==> inputs of job 6183 <==
==> flow/design.v <==
module comparator_9(
	output	[7:0]		out, 
	input					clk, 
	input					ldFilter, 
	input		[1:0]		selFilter, 
	input		[7:0]		in1, 
	input		[7:0]		in2, 
	input		[7:0]		in3, 
	input		[7:0]		in4, 
	input		[7:0]		in5, 
	input		[7:0]		in6, 
	input		[7:0]		in7, 
	input		[7:0]		in8, 
	input		[7:0]		in9
); 
wire	[7:0] max11, max12, max13, max21, max22, max23, max3; 
wire 	[7:0] med11, med12, med13, med21, med22, med23, med3; 
wire	[7:0]	min11, min12, min13, min21, min22, min23, min3; 
wire			en1, en2, en3; 
assign en1 = (ldFilter == 1) && (selFilter == 1); 
assign en2 = (ldFilter == 1) && (selFilter == 2); 
assign en3 = (ldFilter == 1) && (selFilter == 3); 
comparator comp11(.max (max11), .med (med11), .min (min11), .clk (clk), .en (en1), .in_1 (in1), .in_2 (in2), .in_3 (in3)); 
comparator comp12(.max (max12), .med (med12), .min (min12), .clk (clk), .en (en1), .in_1 (in4), .in_2 (in5), .in_3 (in6));
comparator comp13(.max (max13), .med (med13), .min (min13), .clk (clk), .en (en1), .in_1 (in7), .in_2 (in8), .in_3 (in9));
comparator comp21(.max (max21), .med (med21), .min (min21), .clk (clk), .en (en2), .in_1 (max11), .in_2 (max12), .in_3 (max13));
comparator comp22(.max (max22), .med (med22), .min (min22), .clk (clk), .en (en2), .in_1 (med11), .in_2 (med12), .in_3 (med13));
comparator comp23(.max (max23), .med (med23), .min (min23), .clk (clk), .en (en2), .in_1 (min11), .in_2 (min12), .in_3 (min13));
comparator comp3(.max (max3), .med (med3), .min (min3), .clk (clk), .en (en3), .in_1 (min21), .in_2 (med22), .in_3 (max23));
assign out = med3; 
endmodule
module comparator(
	output reg	[7:0]	max, 
	output reg	[7:0]	med, 
	output reg	[7:0]	min,
	input					clk, 
	input					en, 
	input			[7:0]	in_1, 
	input			[7:0]	in_2, 
	input			[7:0]	in_3
);
always@(posedge clk)
begin
	if(en)
	begin
	  if((in_1 >= in_2) && (in_1 >= in_3) && (in_2 >= in_3)) begin max <= in_1; med <= in_2; min <= in_3; end 
	  else if((in_1 >= in_2) && (in_1 >= in_3) && (in_3 >= in_2)) begin max <= in_1; med <= in_3; min <= in_2; end
	  else if((in_2 >= in_1) && (in_2 >= in_3) && (in_1 >= in_3)) begin max <= in_2; med <= in_1; min <= in_3; end
	  else if((in_2 >= in_1) && (in_2 >= in_3) && (in_3 >= in_1)) begin max <= in_2; med <= in_3; min <= in_1; end
	  else if((in_3 >= in_1) && (in_3 >= in_2) && (in_1 >= in_2)) begin max <= in_3; med <= in_1; min <= in_2; end
	  else if((in_3 >= in_1) && (in_3 >= in_2) && (in_2 >= in_1)) begin max <= in_3; med <= in_2; min <= in_1; end
	end
end
endmodule
module CU(
	output reg				ldAddr, 
	output reg	[2:0]		selAddr, 
	output reg				ldImage, 
	output reg	[2:0]		selImage, 
	output reg				ldFilter, 
	output reg 	[1:0]		selFilter, 
	output reg				done,
	input						clk, 
	input						rst
); 
reg	[3:0]	state; 
parameter S0 = 4'b0000, S1 = 4'b0001, S2 = 4'b0010, S3 = 4'b0011, S4 = 4'b0100, 
  S5 = 4'b0101, S6 = 4'b0110, S7 = 4'b0111, S8 = 4'b1000; 
parameter LENGTH = 640, WIDTH = 480; 
always@(posedge clk or negedge rst)
begin 
	if(!rst)	begin 
	  state <= 0;
	  ldAddr <= 0;			selAddr <= 0; 
	  ldImage <= 0;		selImage <= 0; 
	  ldFilter <= 0;		selFilter <= 0;  
	  done <= 0;  
	end
	else
	begin
		  ldAddr <= 0;			selAddr <= 0; 
		  ldImage <= 0;		selImage <= 0; 
		  ldFilter <= 0;		selFilter <= 0;  
		  done <= 0; 
		  case(state)
		  S0: 	begin state <= S1; 	ldAddr <= 1; 	selAddr <= 1; 		end 
		  S1: 	begin state <= S2; 	ldAddr <= 1; 	selAddr <= 2;  ldImage <= 1; 	selImage <= 1; end
		  S2: 	begin state <= S3; 	ldAddr <= 1; 	selAddr <= 3;  ldImage <= 1; 	selImage <= 2; end
		  S3: 	begin state <= S4; 	ldAddr <= 1; 	selAddr <= 4;  ldImage <= 1; 	selImage <= 3; end
		  S4: 	begin state <= S5; 	ldAddr <= 1; 	selAddr <= 5;  ldImage <= 1; 	selImage <= 4; end
		  S5: 	begin state <= S6;   ldImage <= 1; 	selImage <= 5; end		  
		  S6: 	begin state <= S7; 	ldFilter <= 1; 	selFilter <= 1; 	end 
		  S7: 	begin state <= S8; 	ldFilter <= 1; 	selFilter <= 2; 	end
		  S8: 	begin state <= S0; 	ldFilter <= 1; 	selFilter <= 3;   done <= 1; 	end
        default: begin state <= S0; end
        endcase
	end
end
endmodule 
module DU(
	output 		[7:0]		out, 
	output reg	[18:0]	out_address, 
	output reg				out_valid, 
	output		[18:0]	address_a, 
	output		[18:0]	address_b, 
	input			[7:0]		q_a, 
	input			[7:0]		q_b, 
	input 					clk, 
	input						rst, 
	input						ldAddr, 
	input			[2:0]		selAddr, 
	input 					ldImage,  
	input 		[2:0] 	selImage, 
	input 					ldFilter, 
	input 		[1:0]		selFilter, 
	input                done 
); 
reg 	[18:0]	addr_a; 
reg	[18:0]	addr_b; 
reg 	[7:0] 	in1;  
reg 	[7:0] 	in2; 
reg 	[7:0] 	in3;
reg 	[7:0] 	in4;  
reg 	[7:0] 	in5;  
reg 	[7:0] 	in6;  
reg 	[7:0] 	in7;  
reg 	[7:0] 	in8;  
reg 	[7:0] 	in9;
reg [10:0] column;
reg [9:0] row;
reg [1:0] extra_bits;
reg				ldImage_d; 
reg	[2:0]		selImage_d; 
reg				ldFilter_d; 
reg	[1:0]		selFilter_d; 
parameter LENGTH = 480, WIDTH = 640; 
always@(posedge clk or negedge rst)
begin 
  if(!rst) begin 
    ldImage_d <= 0; selImage_d <= 0; 
    ldFilter_d <= 0; selFilter_d <= 0; 
    out_valid <= 0; 
  end 
  else begin 
    ldImage_d <= ldImage; selImage_d <= selImage; 
    ldFilter_d <= ldFilter; selFilter_d <= selFilter; 
    out_valid <= ldFilter_d && (selFilter_d == 3); 
  end 
end
always@(posedge clk or negedge rst)
begin 
  if(!rst) begin 
    column <= 0; row <= 0; 
  end 
  else if(done) begin 
    if(column == LENGTH - 1) 
	   begin column <= 0; row <= (row == WIDTH - 1) ? 10'd0 : row + 1; end 
	 else column <= column + 1; 
  end
end
always@(posedge clk)
begin 
  if(done) out_address <= LENGTH * row + column; 
end
always@(posedge clk or negedge rst) begin
  if(!rst) begin
    addr_a <= 0; addr_b <= 0;
  end
  else if(ldAddr) begin
  if(row > 0 && row < (WIDTH - 1) && column > 0 && column < (LENGTH - 1) ) begin
    case(selAddr)
    1: begin 	{extra_bits, addr_a} <= LENGTH * (row - 1) + column - 1 ; 	
	  			   {extra_bits, addr_b} <= LENGTH * (row - 1) + column; 	
		 end 
    2: begin 	{extra_bits, addr_a} <= LENGTH * (row - 1) + column + 1; 	
				   {extra_bits, addr_b} <= LENGTH * row + column - 1; 			
		 end
    3: begin 	{extra_bits, addr_a} <= LENGTH * row + column; 	
				   {extra_bits, addr_b} <= LENGTH * row + column + 1; 	
		 end
    4: begin 	{extra_bits, addr_a} <= LENGTH * (row + 1) + column - 1; 	
				   {extra_bits, addr_b} <= LENGTH * (row + 1) + column; 	
		 end
    5: begin 	{extra_bits, addr_a} <= LENGTH * (row + 1) + column + 1;
		 end
  endcase
  end
  else if ((row == 0) || (column == 0) || (column == (LENGTH-1)) || (row == (WIDTH-1) )) begin
    if(selAddr != 0)
    begin  {extra_bits, addr_a} <= LENGTH * row + column; 
			  {extra_bits, addr_b} <= LENGTH * row + column;
			  end
  end 
  end  
  end  
assign address_a = addr_a; 
assign address_b = addr_b; 
always@(posedge clk)
begin 
  if(ldImage_d) 
  begin 
    case(selImage_d)
	 1: begin in1 <= q_a; in2 <= q_b; end 
	 2: begin in3 <= q_a; in4 <= q_b; end
	 3: begin in5 <= q_a; in6 <= q_b; end
	 4: begin in7 <= q_a; in8 <= q_b; end
	 5: begin in9 <= q_a; end
    endcase 
  end 
end
comparator_9 comp(	
	.out				(out), 
	.clk				(clk), 
	.ldFilter		(ldFilter_d), 
	.selFilter		(selFilter_d), 
	.in1				(in1), 
	.in2				(in2), 
	.in3				(in3), 
	.in4				(in4), 
	.in5				(in5), 
	.in6				(in6), 
	.in7				(in7), 
	.in8				(in8), 
	.in9				(in9)
);
endmodule 
module medianFilter(
	output	[7:0]		out, 
	output 	[18:0]	out_address, 
	output				out_valid, 
	output	[18:0]	address_a, 
	output	[18:0]	address_b, 
	input		[7:0]		q_a, 
	input		[7:0]		q_b, 
	input					clk, 
	input 				rst
); 
wire 			ldAddr; 
wire			ldImage; 
wire 			ldFilter; 
wire 			done; 
wire	[2:0]	selAddr; 
wire 	[1:0]	selFilter; 
wire 	[2:0]	selImage; 
DU du(
	.out					(out), 
	.out_address		(out_address), 
	.out_valid			(out_valid), 
	.address_a			(address_a), 
	.address_b			(address_b), 
	.q_a					(q_a), 
	.q_b					(q_b), 
	.clk					(clk), 
	.rst					(rst), 
	.ldAddr				(ldAddr), 
	.selAddr				(selAddr), 
	.ldImage				(ldImage), 
	.selImage			(selImage), 
	.ldFilter			(ldFilter), 
	.selFilter			(selFilter), 
	.done             (done)
); 
CU	cu(
	.ldAddr				(ldAddr), 
	.selAddr				(selAddr), 
	.ldImage				(ldImage), 
	.selImage			(selImage), 
	.ldFilter			(ldFilter), 
	.selFilter			(selFilter), 
	.done					(done), 
	.clk					(clk), 
	.rst					(rst)
); 
endmodule 
==> flow/run.sh <==
#!/bin/bash
# the make line also repeats each setting of config.mk as NAME=value (left out here)
make -C /OpenROAD-flow-scripts/flow DESIGN_CONFIG=/design/flow/config.mk WORK_HOME=/design/flow/orfs CLKGATE_MAP_FILE= finish
==> flow/config.mk <==
export PLATFORM = sky130hd
export DESIGN_NAME = medianFilter
export DESIGN_NICKNAME = medianFilter
export VERILOG_FILES = /design/flow/design.v
export SDC_FILE = /design/flow/constraint.sdc
export NUM_CORES = 4
export LEC_CHECK = 0
export CAP_MARGIN = 20
export CELL_PAD_IN_SITES_DETAIL_PLACEMENT = 0
export CORE_ASPECT_RATIO = 1.72
export CORE_MARGIN = 2
export CORE_UTILIZATION = 72
export GPL_ROUTABILITY_DRIVEN = 1
export GPL_TIMING_DRIVEN = 1
export PLACE_DENSITY = 0.78
export SLEW_MARGIN = 10
==> flow/constraint.sdc <==
create_clock -name core_clock -period 5.78 [get_ports {clk}]
set_input_delay 1.1560 -clock core_clock [delete_from_list [all_inputs] [get_ports {clk}]]
set_output_delay 1.1560 -clock core_clock [all_outputs]
set_load 0.01 [all_outputs]
==> job 606 (differences from job 6183) <==
==> flow/config.mk (replaced) <==
export PLATFORM = sky130hd
export DESIGN_NAME = medianFilter
export DESIGN_NICKNAME = medianFilter
export VERILOG_FILES = /design/flow/design.v
export SDC_FILE = /design/flow/constraint.sdc
export NUM_CORES = 4
export LEC_CHECK = 0
export ABC_AREA = 1
export CAP_MARGIN = 20
export CORE_MARGIN = 2
export CORE_UTILIZATION = 69
export CTS_CLUSTER_DIAMETER = 244
export PLACE_DENSITY = 0.6
export SLEW_MARGIN = 20
==> flow/constraint.sdc (replaced) <==
create_clock -name core_clock -period 5.63 [get_ports {clk}]
set_input_delay 1.1260 -clock core_clock [delete_from_list [all_inputs] [get_ports {clk}]]
set_output_delay 1.1260 -clock core_clock [all_outputs]
set_load 0.01 [all_outputs]
==> job 4832 (differences from job 6183) <==
==> flow/config.mk (replaced) <==
export PLATFORM = sky130hd
export DESIGN_NAME = medianFilter
export DESIGN_NICKNAME = medianFilter
export VERILOG_FILES = /design/flow/design.v
export SDC_FILE = /design/flow/constraint.sdc
export NUM_CORES = 4
export LEC_CHECK = 0
export CAP_MARGIN = 20
export CORE_MARGIN = 2
export CORE_UTILIZATION = 40
export PLACE_DENSITY = 0.6
export SLEW_MARGIN = 20
==> flow/constraint.sdc (replaced) <==
create_clock -name core_clock -period 9.42 [get_ports {clk}]
set_input_delay 1.8840 -clock core_clock [delete_from_list [all_inputs] [get_ports {clk}]]
set_output_delay 1.8840 -clock core_clock [all_outputs]
set_load 0.01 [all_outputs]
==> comparison table <==
	job 6183	job 606	job 4832
Leading power group	sequential cells	the clock network	sequential cells
Vias in the first global route	23500	23900	19600
Non-Clock Buffer Count	178	132	102
Cell Count, Final, Fillers Out	3191	3879	3452
Gate power share	1.0%	0.8%	0.9%
Critical path endpoint	du.addr_a[16]$_DFFE_PN0P_	du.addr_a[17]$_DFFE_PN0P_	du.addr_a[18]$_DFFE_PN0P_
Number of well-tap cells placed	445	468	773
Pre-Place Util	73.3%	69.5%	40.6%
Top achievable clock speed	169 MHz	185 MHz	154 MHz
Worst setup slack after layout	-0.120 ns	0.225 ns	2.92 ns
Delay of the slowest cell on the worst path	0.58 ns	0.39 ns	0.65 ns
Total of endpoints with negative setup slack in the final report	3	0	0
Core Area	32900 um2	36300 um2	59200 um2
Worst path bufs/invs	3	6	3
Total routing usage reported by global routing	48.0%	40.6%	22.8%
Inverters	258	546	258
Result of the run	failed layout checks	no timing/DRC/antenna violations	no timing/DRC/antenna violations
Layout check failures	negative setup slack	-	-
OpenROAD warnings	77	76	74
Min-Delay Startpoint	cu.ldImage$_DFF_PN0_	cu.selFilter[0]$_DFF_PN0_	cu.selImage[0]$_DFF_PN0_
Global placement routability congestion	1.08	1.03	0.952
Detailed-placement wirelength estimate	62500 um	60000 um	56200 um
Share of synthesized area spent on multiplexers	2.42%	0.0891%	2.42%
Layout Nets	3081	3741	3012
Power dissipated by switching net loads	0.864 mW	0.965 mW	0.548 mW

---

==> run a <==
Starts from the design.v that is shown in full above.
==> flow/config.mk <==
export PLATFORM = sky130hd
export DESIGN_NAME = medianFilter
export DESIGN_NICKNAME = medianFilter
export VERILOG_FILES = /design/flow/design.v
export SDC_FILE = /design/flow/constraint.sdc
export NUM_CORES = 4
export LEC_CHECK = 0
export ABC_AREA = 1
export CAP_MARGIN = 20
export CORE_MARGIN = 2
export CORE_UTILIZATION = 70
export CTS_CLUSTER_DIAMETER = 363
export CTS_CLUSTER_SIZE = 15
export PLACE_DENSITY_LB_ADDON = 0.28
export SLEW_MARGIN = 20
==> flow/constraint.sdc <==
create_clock -name core_clock -period 4.6 [get_ports {clk}]
set_input_delay 0.9200 -clock core_clock [delete_from_list [all_inputs] [get_ports {clk}]]
set_output_delay 0.9200 -clock core_clock [all_outputs]
set_load 0.01 [all_outputs]
run.sh (not shown) runs the stock make flow with config.mk's settings and CLKGATE_MAP_FILE=.
==> inputs of run b, as changes to run a <==
- ABC_AREA: 1 -> not set
- CORE_UTILIZATION: 70 -> 72
- CTS_CLUSTER_DIAMETER: 363 -> 30
- CTS_CLUSTER_SIZE: 15 -> 37
- PLACE_DENSITY: not set -> 0.65
- PLACE_DENSITY_LB_ADDON: 0.28 -> not set
- SETUP_SLACK_MARGIN: not set -> 0.82
- TNS_END_PERCENT: not set -> 5
==> flow/constraint.sdc (replaced) <==
create_clock -name core_clock -period 2.84 [get_ports {clk}]
set_input_delay 0.5680 -clock core_clock [delete_from_list [all_inputs] [get_ports {clk}]]
set_output_delay 0.5680 -clock core_clock [all_outputs]
set_load 0.01 [all_outputs]
==> results <==
In run a the die area is higher than in run b, by about 8%.
Run a finished with negative setup slack left. Run b did not get past clock tree synthesis (4_1_cts).
Against run a, the synthesized area of run b is smaller by 4.7%.
Of run b and run a, run a has the higher synthesized cell count (gap about 21%, measured against run a).

---

==> inputs of 04-08 <==
Starts from the design.v that is shown in full above.
make LEC_CHECK=0 CAP_MARGIN=20 CORE_MARGIN=2 CORE_UTILIZATION=72 CTS_CLUSTER_DIAMETER=30 CTS_CLUSTER_SIZE=37 PLACE_DENSITY=0.65 SETUP_SLACK_MARGIN=0.5 SLEW_MARGIN=20 finish   # period 2.84 ns
==> 12-15 (differences from 04-08) <==
--- a/flow/config.mk
+++ b/flow/config.mk
@@ -9,7 +9,4 @@
 export CORE_MARGIN = 2
-export CORE_UTILIZATION = 72
-export CTS_CLUSTER_DIAMETER = 30
-export CTS_CLUSTER_SIZE = 37
-export PLACE_DENSITY = 0.65
-export SETUP_SLACK_MARGIN = 0.5
+export CORE_UTILIZATION = 40
+export PLACE_DENSITY = 0.6
 export SLEW_MARGIN = 20
==> flow/constraint.sdc (replaced) <==
create_clock -name core_clock -period 6.67 [get_ports {clk}]
set_input_delay 1.3340 -clock core_clock [delete_from_list [all_inputs] [get_ports {clk}]]
set_output_delay 1.3340 -clock core_clock [all_outputs]
set_load 0.01 [all_outputs]
==> 02-22 (differences from 04-08) <==
==> flow/config.mk (replaced) <==
export PLATFORM = sky130hd
export DESIGN_NAME = medianFilter
export DESIGN_NICKNAME = medianFilter
export VERILOG_FILES = /design/flow/design.v
export SDC_FILE = /design/flow/constraint.sdc
export NUM_CORES = 4
export LEC_CHECK = 0
export CAP_MARGIN = 30
export CELL_PAD_IN_SITES_DETAIL_PLACEMENT = 2
export CELL_PAD_IN_SITES_GLOBAL_PLACEMENT = 3
export CORE_MARGIN = 6
export CORE_UTILIZATION = 41
export CTS_CLUSTER_SIZE = 42
export GPL_TIMING_DRIVEN = 0
export MAX_ROUTING_LAYER = met4
export MIN_ROUTING_LAYER = met1
export PLACE_DENSITY = 0.69
export SETUP_SLACK_MARGIN = 1.41
export SLEW_MARGIN = 20
export TNS_END_PERCENT = 90
==> flow/constraint.sdc (replaced) <==
create_clock -name core_clock -period 7.0 [get_ports {clk}]
set_input_delay 1.4000 -clock core_clock [delete_from_list [all_inputs] [get_ports {clk}]]
set_output_delay 1.4000 -clock core_clock [all_outputs]
set_load 0.01 [all_outputs]
==> 09-02 (differences from 04-08) <==
--- a/flow/config.mk
+++ b/flow/config.mk
@@ -8,8 +8,10 @@
 export CAP_MARGIN = 20
+export CORE_ASPECT_RATIO = 0.88
 export CORE_MARGIN = 2
 export CORE_UTILIZATION = 72
-export CTS_CLUSTER_DIAMETER = 30
-export CTS_CLUSTER_SIZE = 37
+export CTS_CLUSTER_DIAMETER = 346
+export CTS_CLUSTER_SIZE = 39
+export HOLD_SLACK_MARGIN = -0.09
 export PLACE_DENSITY = 0.65
-export SETUP_SLACK_MARGIN = 0.5
+export SETUP_SLACK_MARGIN = -0.45
 export SLEW_MARGIN = 20
==> flow/constraint.sdc (replaced) <==
create_clock -name core_clock -period 4.42 [get_ports {clk}]
set_input_delay 0.8840 -clock core_clock [delete_from_list [all_inputs] [get_ports {clk}]]
set_output_delay 0.8840 -clock core_clock [all_outputs]
set_load 0.01 [all_outputs]
==> qor summary <==
metric                                                                                      04-08                      09-02           12-15                 02-22
Status                                                                  aborted with a tool error  aborted with a tool error  finished clean       failed layout checks
Failing step                                                       clock tree synthesis (4_1_cts)   global routing (5_1_grt)               -                     -
Layout check failures                                                                           -                          -               -  negative setup slack
ANT cells                                                                                       -                          -               0                     2
Final Hold Violation Tally                                                                      -                          -               0                     0
Non-Clock Inverter Count                                                                        -                          -             258                   258
Fraction of the core area covered by cells at the end of the flow                               -                          -           45.8%                 52.1%
Number of well taps                                                                             -                          -             773                   765
H-tree lvl count                                                                                -                          1               2                     2
Layout area overhead                                                                            -                          -           12.6%                 25.0%
Worst-path fanout max                                                                           -                          -              10                     5
Post-Place Worst Slack                                                                   -2.75 ns                   -1.17 ns        0.391 ns             -0.243 ns
Fin nets                                                                                        -                          -           3,029                 3,201
Comb power frac                                                                                 -                          -            0.9%                  1.0%
Die Y                                                                                      187 um                     176 um          249 um                254 um
Critical Path Max Stage Delay                                                                   -                          -         0.54 ns               0.79 ns
Power figures rest on the tool's default switching activity, not on a simulated workload.
